==> run P: inputs <==
==> flow/design.v (excerpt) <==
module minimax(
   opt, move,
   grid, column_counts, player, sw, clk
);
==> flow/config.mk <==
export PLATFORM = sky130hd
export DESIGN_NAME = minimax
export DESIGN_NICKNAME = minimax
export VERILOG_FILES = /design/flow/design.v
export SDC_FILE = /design/flow/constraint.sdc
export NUM_CORES = 4
export LEC_CHECK = 0
export ABC_AREA = 0
export CAP_MARGIN = 30
export CELL_PAD_IN_SITES_DETAIL_PLACEMENT = 1
export CELL_PAD_IN_SITES_GLOBAL_PLACEMENT = 1
export CORE_ASPECT_RATIO = 0.72
export CORE_MARGIN = 7
export CORE_UTILIZATION = 25
export CTS_CLUSTER_DIAMETER = 205
export GPL_ROUTABILITY_DRIVEN = 0
export GPL_TIMING_DRIVEN = 1
export HOLD_SLACK_MARGIN = -0.05
export MIN_ROUTING_LAYER = met2
export PLACE_DENSITY_LB_ADDON = 0.14
export SETUP_SLACK_MARGIN = 0.55
export SLEW_MARGIN = 10
==> flow/constraint.sdc <==
create_clock -name core_clock -period 16.9 [get_ports {clk}]
set_input_delay 3.3800 -clock core_clock [delete_from_list [all_inputs] [get_ports {clk}]]
set_output_delay 3.3800 -clock core_clock [all_outputs]
set_load 0.01 [all_outputs]
run.sh (not shown) runs the stock make flow with config.mk's settings and CLKGATE_MAP_FILE=.
==> run Y: changes against run P <==
- ABC_AREA: 0 -> not set
- CAP_MARGIN: 30 -> 20
- CORE_ASPECT_RATIO: 0.72 -> not set
- CORE_MARGIN: 7 -> 2
- CORE_UTILIZATION: 25 -> 66
- CTS_CLUSTER_DIAMETER: 205 -> 120
- GPL_ROUTABILITY_DRIVEN: 0 -> 1
- GPL_TIMING_DRIVEN: 1 -> not set
- HOLD_SLACK_MARGIN: -0.05 -> not set
- MIN_ROUTING_LAYER: met2 -> met1
- PLACE_DENSITY_LB_ADDON: 0.14 -> not set
- SETUP_SLACK_MARGIN: 0.55 -> -0.04
- SLEW_MARGIN: 10 -> 30
==> flow/constraint.sdc (replaced) <==
create_clock -name core_clock -period 17.6 [get_ports {clk}]
set_input_delay 3.5200 -clock core_clock [delete_from_list [all_inputs] [get_ports {clk}]]
set_output_delay 3.5200 -clock core_clock [all_outputs]
set_load 0.01 [all_outputs]
==> out/summary.rpt <==
====================================================
Stopped at                              detailed placement
Starting utilization of the core area          66.8%
Die area                                 46400 sq um
Chip Height                                   215 um
First Err                               [ERROR DPL-0033] detailed placement checks failed during check placement.
Run status                              did not finish
Core outline area                        44200 sq um
Die Width                                     215 um
Cell Rows                                         77
====================================================
The numbers above come from run Y.

==> out/summary.rpt <==
=================================
Number of tapcells           1566
Chip Height                306 um
Cell Rows                     106
Run status           complete, no violations
Die Width                  419 um
Die area             128000 sq um
=================================
The numbers above come from run P.



==> inputs of run C <==
minimax again, from the RTL that the note above started with.
export LEC_CHECK = 0
export ABC_AREA = 0
export CAP_MARGIN = 20
export CELL_PAD_IN_SITES_DETAIL_PLACEMENT = 0
export CELL_PAD_IN_SITES_GLOBAL_PLACEMENT = 0
export CORE_ASPECT_RATIO = 1.13
export CORE_MARGIN = 2
export CORE_UTILIZATION = 47
export CTS_CLUSTER_DIAMETER = 136
export GPL_TIMING_DRIVEN = 1
export SLEW_MARGIN = 25
create_clock -name core_clock -period 9.33 [get_ports {clk}]
==> run B: changes against run C <==
- ABC_AREA: 0 -> unset
- CELL_PAD_IN_SITES_DETAIL_PLACEMENT: 0 -> unset
- CELL_PAD_IN_SITES_GLOBAL_PLACEMENT: 0 -> unset
- CORE_ASPECT_RATIO: 1.13 -> unset
- CORE_UTILIZATION: 47 -> 65
- CTS_CLUSTER_DIAMETER: 136 -> unset
- GPL_TIMING_DRIVEN: 1 -> unset
- SLEW_MARGIN: 25 -> 20
==> flow/constraint.sdc (replaced) <==
create_clock -name core_clock -period 10.7 [get_ports {clk}]
set_input_delay 2.1400 -clock core_clock [delete_from_list [all_inputs] [get_ports {clk}]]
set_output_delay 2.1400 -clock core_clock [all_outputs]
set_load 0.01 [all_outputs]
==> results.json <==
{
  "hold_start": "optscore_r[1]",
  "grt_usage_pct": 38.97,
  "dr_wl_met2_um": 62190,
  "pwr-share-seq_pct": 14.2,
  "post-cts-setup-buffers": 62,
  "drt_iter0_drc": 3875,
  "power_frac_clock_pct": 13.2,
  "setup_viol": 94,
  "outcome": "finished with violations",
  "worst_slack_ps": -1148,
  "r2r_start": "opponent[0]",
  "cpMaxStageDelayCell": "mux4_2",
  "violations": "setup timing",
  "worst_slew_pin_slew_ps": 1087
}
The numbers above come from run C.

==> results.json <==
{
  "outcome": "no timing/DRC/antenna violations",
  "worst_slack_ps": 216.6,
  "cpMaxStageDelayCell": "fa_1",
  "io_buffers": 114,
  "dr_wl_met2_um": 49130,
  "pwr-share-seq_pct": 18.2,
  "grt_usage_pct": 45.65,
  "worst_slew_pin_slew_ps": 1188,
  "post-cts-setup-buffers": 8,
  "finClkSkew_ps": 21.31,
  "startpoint": "count[3]",
  "ys_seq_share_pct": 21.19,
  "antenna_found_initial": 0,
  "drt_iter0_drc": 7125,
  "r2r_start": "count[3]",
  "power_frac_clock_pct": 15.3,
  "hold_ws_ps": 491.5,
  "hold_start": "optscore_r[5]",
  "synth_cell_types": 114,
  "path_common_cell": "ha_4",
  "setup_viol": 0,
  "r2r_cells": 50
}
The numbers above come from run B.

Power and IR drop assume default switching activity.
